==> inputs of run E <==
==> flow/design.v <==
`timescale 1ns / 1ps
module IntFilterBlock 
#(	
	parameter OutDataWidth = 18
)
(
	input Clk_i,
	input Rst_i,
	input [OutDataWidth-1:0] Data_i,
	input DataNd_i,
	output [OutDataWidth-1:0] Data_o,
	output DataValid_o
);
	reg [OutDataWidth-1:0] outAcc;
	reg outVal;
	assign Data_o = outAcc;
	assign DataValid_o = outVal;
	always @(posedge Clk_i or posedge Rst_i) begin
		if (Rst_i) begin
			outAcc <= {OutDataWidth{1'b0}};
			outVal <= 1'b0;
		end else begin
			if (DataNd_i) begin
				outAcc <= outAcc+Data_i;
				outVal <= 1'b1;
			end else begin
				outAcc <= {OutDataWidth{1'b0}};
				outVal <= 1'b0;
			end 
		end
	end
endmodule
`timescale 1ns / 1ps
module DecimBlock
#(	
	parameter OutDataWidth = 18,
	parameter DecimCntWidth = 7
)
(
	input Clk_i,
	input Rst_i,
	input [2:0]	DecimFactor_i,
	input [OutDataWidth-1:0] Data_i,
	input DataVal_i,
	output [OutDataWidth-1:0] Data_o,
	output DataVal_o
);
	reg [DecimCntWidth-1:0] decimCnt;
	reg [2:0] decimFactor;
	assign Data_o = Data_i;
	assign DataVal_o = DataVal_i? (decimCnt == 0):1'b0;
	always	@(posedge Clk_i or posedge Rst_i)	begin
		if	(Rst_i) begin
			decimFactor <= 3'd1;
		end else begin
			if (DecimFactor_i <= 3'd1)	begin
				decimFactor <= 3'd1;
			end else begin
				decimFactor <= DecimFactor_i;
			end
		end
	end
	always @(posedge Clk_i or posedge Rst_i) begin
		if (Rst_i) begin
			decimCnt <= {DecimCntWidth{1'b0}};
		end else begin
			if (DataVal_i) begin
				if (decimCnt == decimFactor-1) begin
					decimCnt <= {DecimCntWidth{1'b0}};
				end else begin
					decimCnt <= decimCnt+7'd1;
				end
			end else begin
				decimCnt <= {DecimCntWidth{1'b0}};
			end
		end
	end
endmodule
`timescale 1ns / 1ps
module CombFilterBlock 
#(
	parameter	M=4,
	parameter	OutDataWidth	=	18
)
(
	input Clk_i,
	input Rst_i,
	input [OutDataWidth-1:0] Data_i,
	input DataNd_i,
	output [OutDataWidth-1:0] Data_o,
	output DataValid_o
);
	reg signed	[OutDataWidth-1:0] sumResult;
	reg	dataValid;
	reg	signed	[OutDataWidth-1:0] delData [M-1:0];
	assign Data_o = sumResult;
	assign DataValid_o = dataValid;
	genvar i;
	generate 
		for (i=0; i<M; i=i+1) begin: DelayGen
			always @(posedge Clk_i or posedge Rst_i) begin
				if (Rst_i) begin
					delData [i] <= {OutDataWidth{1'b0}};
				end else if (DataNd_i) begin
					if (i==0) begin
						delData [i] <= Data_i;
					end	else	begin
						delData [i] <= delData[i-1];
					end
				end
			end
		end
	endgenerate 
	always @(posedge Clk_i or posedge Rst_i) begin
		if (Rst_i) begin
			sumResult <= {OutDataWidth{1'b0}};
			dataValid <= 1'b0;
		end else begin
			if (DataNd_i) begin
				sumResult <= Data_i-delData[M-1];
				dataValid <= 1'b1;
			end else begin
				dataValid <= 1'b0;
			end
		end
	end
endmodule
`timescale 1ns / 1ps
module CicFilter
#(
	parameter N = 4,	 
	parameter M = 1,	 
	parameter InDataWidth	=	14,
	parameter OutDataWidth	=	32,
	parameter DecimCntWidth	=	7
)
(
	input Clk_i,
	input Rst_i,
	input [2:0]	DecimFactor_i,
	input [InDataWidth-1:0] Data_i,
	input DataNd_i,
	output [OutDataWidth-1:0] Data_o,
	output DataValid_o
);
	localparam	ExtendBitNum	=	OutDataWidth-InDataWidth;
	wire	[OutDataWidth-1:0]	adcExtData	=	{{ExtendBitNum{Data_i[InDataWidth-1]}},Data_i};
	wire	[OutDataWidth-1:0]	inData	[N-1:0];
	wire	[OutDataWidth-1:0]	intFilteredData	[N-1:0];
	wire	intFilteredDataValid	[N-1:0];
	wire	intDataVal	[N-1:0];
	wire	[OutDataWidth-1:0]	decimIntData;
	wire	decimIntDataValid;
	wire	[OutDataWidth-1:0]	combFilteredData	[N-1:0];
	wire	[OutDataWidth-1:0]	combInData	[N-1:0];
	wire	combDataVal	[N-1:0];
	wire	combFilteredDataVal	[N-1:0];
	assign	Data_o	=	combFilteredData[N-1];
	assign	DataValid_o	=	combFilteredDataVal[N-1];
genvar i,j;
generate 
	for (i=0; i<N; i=i+1)	begin: IntFilterGen
		assign	inData	[i]		=	(i==0)?adcExtData:intFilteredData[i-1];
		assign	intDataVal[i]	=	(i==0)?DataNd_i:intFilteredDataValid[i-1];
		IntFilterBlock 
		#(	
			.OutDataWidth	(OutDataWidth)
		)
		IntFilterBlock
		(
			.Clk_i			(Clk_i),
			.Rst_i			(Rst_i),
			.Data_i			(inData[i]),
			.DataNd_i		(intDataVal[i]),
			.Data_o			(intFilteredData[i]),
			.DataValid_o	(intFilteredDataValid[i])
		);
	end	
	DecimBlock
	#(	
		.OutDataWidth	(OutDataWidth),
		.DecimCntWidth	(DecimCntWidth)
	)
	DecimBlock
	(
		.Clk_i			(Clk_i),
		.Rst_i			(Rst_i),
		.DecimFactor_i	(DecimFactor_i),
		.Data_i			(intFilteredData[N-1]),
		.DataVal_i		(intFilteredDataValid[N-1]),
		.Data_o			(decimIntData),
		.DataVal_o		(decimIntDataValid)
	);
	for (j=0; j<N; j=j+1)	begin: CombFilterGen
		assign	combInData	[j]	=	(j==0)?decimIntData:combFilteredData[j-1];
		assign	combDataVal	[j]	=	(j==0)?decimIntDataValid:combFilteredDataVal[j-1];
		CombFilterBlock 
		#(	
			.M(M),
			.OutDataWidth	(OutDataWidth)
		)
		CombFilterBlock
		(
			.Clk_i			(Clk_i),
			.Rst_i			(Rst_i),
			.Data_i			(combInData[j]),
			.DataNd_i		(combDataVal[j]),
			.Data_o			(combFilteredData[j]),
			.DataValid_o	(combFilteredDataVal[j])
		);
	end
endgenerate
endmodule
==> flow/run.sh <==
#!/bin/bash
# the make line also repeats each setting of config.mk as NAME=value (left out here)
make -C /OpenROAD-flow-scripts/flow DESIGN_CONFIG=/design/flow/config.mk WORK_HOME=/design/flow/orfs CLKGATE_MAP_FILE= finish
==> flow/config.mk <==
export PLATFORM = sky130hd
export DESIGN_NAME = CicFilter
export DESIGN_NICKNAME = CicFilter
export VERILOG_FILES = /design/flow/design.v
export SDC_FILE = /design/flow/constraint.sdc
export NUM_CORES = 4
export LEC_CHECK = 0
export CAP_MARGIN = 40
export CORE_MARGIN = 2
export CORE_UTILIZATION = 72
export CTS_CLUSTER_DIAMETER = 395
export CTS_CLUSTER_SIZE = 14
export PLACE_DENSITY_LB_ADDON = 0.24
export SETUP_SLACK_MARGIN = 0.46
export SLEW_MARGIN = 20
==> flow/constraint.sdc <==
create_clock -name core_clock -period 1.54 [get_ports {Clk_i}]
set_input_delay 0.3080 -clock core_clock [delete_from_list [all_inputs] [get_ports {Clk_i}]]
set_output_delay 0.3080 -clock core_clock [all_outputs]
set_load 0.01 [all_outputs]
==> run R: changes against run E <==
- CAP_MARGIN: 40 -> 20
- CELL_PAD_IN_SITES_GLOBAL_PLACEMENT: default -> 1
- CORE_MARGIN: 2 -> 8
- CORE_UTILIZATION: 72 -> 21
- CTS_CLUSTER_DIAMETER: 395 -> default
- CTS_CLUSTER_SIZE: 14 -> 47
- GPL_TIMING_DRIVEN: default -> 0
- HOLD_SLACK_MARGIN: default -> 0.2
- MIN_ROUTING_LAYER: default -> met2
- PLACE_DENSITY_LB_ADDON: 0.24 -> default
- SETUP_SLACK_MARGIN: 0.46 -> default
- SLEW_MARGIN: 20 -> 25
==> flow/constraint.sdc (replaced) <==
create_clock -name core_clock -period 4.0 [get_ports {Clk_i}]
set_input_delay 0.8000 -clock core_clock [delete_from_list [all_inputs] [get_ports {Clk_i}]]
set_output_delay 0.8000 -clock core_clock [all_outputs]
set_load 0.01 [all_outputs]
==> reports/metrics.yaml <==
placed_area_mm2: 0.0296
worstHoldPathCells: 0
dieArea_mm2: 0.139
chipWidth_um: 372
pre_cts_ws_ps: -306
violations: "DRC"
place.gp.congestion: 0.831
n_all_buffers: 166
reg2regPathDepth: 12
drc: 4
fp_util_pct: 21.2
hpwl_um: 50700
dp.cells: 4672
status: "failed layout checks"
gr-total-overflow: 0
rows: 130
die-height_um: 372
-- figures above: run R

==> reports/metrics.yaml <==
place.gp.congestion: 0.962
synth_area_per_cell_um2: 9.02
chipWidth_um: 196
placed_area_mm2: 0.0352
haltStage: "clock tree synthesis"
status: "stopped before the end"
dp.cells: 4252
simple_gate_share_pct: 15.0
syn_inst: 2955
yosys-top-cells-count: "dfrtp_1 (401), nand2_1 (304), o21ai_0 (259)"
pre_cts_ws_ps: -1770
hpwl_um: 88000
fp_util_pct: 73.0
rows: 70
die-height_um: 196
yosysChipArea_mm2: 0.0267
error: "[ERROR DPL-0038] Utilization greater than 100%, impossible to legalize"
synth-compound-area-share_pct: 21.1
yosysUniqueCellTypes: 73
edf_count: 0
dieArea_mm2: 0.0386
netlist.top_cell.by_instances: "dfrtp_1"
-- figures above: run E


========
==> run Z: inputs <==
// CicFilter: RTL as listed in full above, without the edits since
make LEC_CHECK=0 CAP_MARGIN=20 CORE_MARGIN=2 CORE_UTILIZATION=72 CTS_CLUSTER_DIAMETER=356 SETUP_SLACK_MARGIN=-0.27 SLEW_MARGIN=20 finish   # period 2.75 ns
run.sh (not shown) runs the stock make flow with config.mk's settings and CLKGATE_MAP_FILE=.
==> run D: changes against run Z <==
Settings changed: ABC_AREA from default to 1, CAP_MARGIN 20 to 5, CELL_PAD_IN_SITES_DETAIL_PLACEMENT from default to 0, CORE_ASPECT_RATIO from default to 1.09, CTS_CLUSTER_DIAMETER 356 to 325, CTS_CLUSTER_SIZE from default to 15, GPL_ROUTABILITY_DRIVEN from default to 1, HOLD_SLACK_MARGIN from default to 0.29, MAX_ROUTING_LAYER from default to met5, MIN_ROUTING_LAYER from default to met1, PLACE_DENSITY from default to 0.44, SETUP_SLACK_MARGIN -0.27 to -0.07, TNS_END_PERCENT from default to 90.
==> flow/constraint.sdc (replaced) <==
create_clock -name core_clock -period 2.0 [get_ports {Clk_i}]
set_input_delay 0.4000 -clock core_clock [delete_from_list [all_inputs] [get_ports {Clk_i}]]
set_output_delay 0.4000 -clock core_clock [all_outputs]
set_load 0.01 [all_outputs]
==> run P: changes against run Z <==
Settings changed: CTS_CLUSTER_DIAMETER 356 to 358, CTS_CLUSTER_SIZE from default to 22, HOLD_SLACK_MARGIN from default to -0.07, SETUP_SLACK_MARGIN -0.27 to default.
==> flow/constraint.sdc (replaced) <==
create_clock -name core_clock -period 2.88 [get_ports {Clk_i}]
set_input_delay 0.5760 -clock core_clock [delete_from_list [all_inputs] [get_ports {Clk_i}]]
set_output_delay 0.5760 -clock core_clock [all_outputs]
set_load 0.01 [all_outputs]
==> run A: changes against run Z <==
Settings changed: CORE_UTILIZATION 72 to 40, CTS_CLUSTER_DIAMETER 356 to default, SETUP_SLACK_MARGIN -0.27 to default.
==> flow/constraint.sdc (replaced) <==
create_clock -name core_clock -period 3.6 [get_ports {Clk_i}]
set_input_delay 0.7200 -clock core_clock [delete_from_list [all_inputs] [get_ports {Clk_i}]]
set_output_delay 0.7200 -clock core_clock [all_outputs]
set_load 0.01 [all_outputs]
==> qor summary <==
item                                                                                                      run D                                          run A                                          run P                      run Z
Summed instance area of the synthesized netlist                                                    0.0321 sq mm                                   0.0267 sq mm                                   0.0267 sq mm               0.0267 sq mm
Final slew viol count                                                                                         0                                              0                                              0                          -
Adder Area Share                                                                                          10.3%                                          12.4%                                          12.4%                      12.4%
Result of the run                                                                               failed layout checks                            finished clean                                failed layout checks  aborted with a tool error
Last stage reached                                                                                            -                                              -                                              -             global routing
Reasons for failing layout checks                                                          negative setup slack                                              -                           negative setup slack                          -
Critical Path Fanout Max                                                                                      4                                              3                                              3                          -
R2r startpoint                                                   CombFilterGen[3].CombFilterBlock.delData[0][2]  CombFilterGen[0].CombFilterBlock.sumResult[0]  CombFilterGen[0].CombFilterBlock.sumResult[0]                          -
Share of the synthesized area in the top cell type                                                        31.3%                                          37.6%                                          37.6%                      37.6%
Highest signal layer in the routed design                                                                  met4                                           met4                                           met4                          -
Number of cell instances after yosys synthesis                                                             5053                                           2955                                           2955                       2955
Worst-path cell with the longest stage delay                                           sky130_fd_sc_hd__dfrtp_1                        sky130_fd_sc_hd__o31a_1                       sky130_fd_sc_hd__dfrtp_1                          -
Worst slew slack as a fraction of its limit                                                               49.9%                                          35.5%                                          35.4%                          -
Layout net count                                                                                           5505                                           3272                                           3506                          -
Vias per cell                                                                                              5.63                                           5.37                                           6.91                          -
Area of the core                                                                                   0.0439 sq mm                                   0.0659 sq mm                                   0.0365 sq mm               0.0365 sq mm
Clock buffer count in the final layout                                                                       43                                             66                                             32                          -
Post-cts sizing count                                                                                        15                                              0                                             87                         58
Number of buffers and inverters on the critical path                                                          3                                              1                                              4                          -
Number of logic stages on the critical path including buffering                                              11                                             12                                             13                          -
Worst Tran Pin Value                                                                                   0.752 ns                                       0.968 ns                                       0.970 ns                          -
Number of multi-input combinational cells in the layout                                                    3637                                           2253                                           2253                          -
Post-synthesis net count                                                                                   5332                                           3234                                           3234                       3234

========
==> inputs of v1 <==
Starts from the design.v that is shown in full above.
clock: 4.0 ns
lec_check: 0
cap_margin: 20
core_margin: 2
core_utilization: 21
slew_margin: 25
==> v10: changes against v1 <==
Settings changed: ABC_AREA set to 1, CAP_MARGIN 20 to 5, CELL_PAD_IN_SITES_DETAIL_PLACEMENT set to 0, CORE_ASPECT_RATIO set to 1.09, CORE_UTILIZATION 21 to 72, CTS_CLUSTER_DIAMETER set to 325, CTS_CLUSTER_SIZE set to 15, GPL_ROUTABILITY_DRIVEN set to 1, HOLD_SLACK_MARGIN set to 0.29, MAX_ROUTING_LAYER set to met5, MIN_ROUTING_LAYER set to met1, SETUP_SLACK_MARGIN set to -0.07, SLEW_MARGIN 25 to 20, TNS_END_PERCENT set to 90.
==> flow/constraint.sdc (replaced) <==
create_clock -name core_clock -period 2.0 [get_ports {Clk_i}]
set_input_delay 0.4000 -clock core_clock [delete_from_list [all_inputs] [get_ports {Clk_i}]]
set_output_delay 0.4000 -clock core_clock [all_outputs]
set_load 0.01 [all_outputs]
==> v16: changes against v1 <==
Settings changed: ABC_AREA set to 0, CELL_PAD_IN_SITES_GLOBAL_PLACEMENT set to 1, CORE_ASPECT_RATIO set to 1.2, CORE_MARGIN 2 to 4, CORE_UTILIZATION 21 to 40, CTS_CLUSTER_DIAMETER set to 53, GPL_ROUTABILITY_DRIVEN set to 0, MIN_ROUTING_LAYER set to met1, PLACE_DENSITY_LB_ADDON set to 0.2, SLEW_MARGIN 25 to 30, TNS_END_PERCENT set to 25.
==> flow/constraint.sdc (replaced) <==
create_clock -name core_clock -period 6.45 [get_ports {Clk_i}]
set_input_delay 1.2900 -clock core_clock [delete_from_list [all_inputs] [get_ports {Clk_i}]]
set_output_delay 1.2900 -clock core_clock [all_outputs]
set_load 0.01 [all_outputs]
==> impl_metrics.json <==
{
  "setup_viol": 63,
  "outcome": "finished with violations",
  "failed_checks": "negative setup slack",
  "top_cells_by_count": "nand2_1 (1832), inv_1 (934), dfrtp_1 (401), nor2_1 (401), a21oi_1 (278)",
  "layout_setup_ws_ps": -95.6,
  "met1_length_um": 37100,
  "fp.coreArea_um2": 43900,
  "avgSynthCellArea_um2": 6.35,
  "ctsHtreeMaxLevel": 1
}
the above is filed under v10

==> impl_metrics.json <==
{
  "drc": 0,
  "outcome": "no timing/DRC/antenna violations",
  "top_cells_by_count": "dfrtp_1 (401), nand2_1 (304), o21ai_0 (259)",
  "fp.coreArea_um2": 66000,
  "layout_setup_ws_ps": 2470,
  "ctsHtreeMaxLevel": 2,
  "setup_viol": 0,
  "met1_length_um": 24400
}
the above is filed under v16

==> impl_metrics.json <==
{
  "outcome": "no timing/DRC/antenna violations",
  "arrival_ps": 3870,
  "nWellTaps": 1650,
  "cts_tree": "done",
  "top_cells_by_count": "dfrtp_1 (401), nand2_1 (304), o21ai_0 (259)",
  "grt-ovfl-total": 0,
  "ys_sh_adder_pct": 12.4,
  "setup_viol": 0,
  "layout_setup_ws_ps": 597,
  "avgSynthCellArea_um2": 9.02,
  "met1_length_um": 30400,
  "fin_crit_ps": 3400,
  "ctsHtreeMaxLevel": 2,
  "die_h_um": 360,
  "fp.coreArea_um2": 126000
}
the above is filed under v1

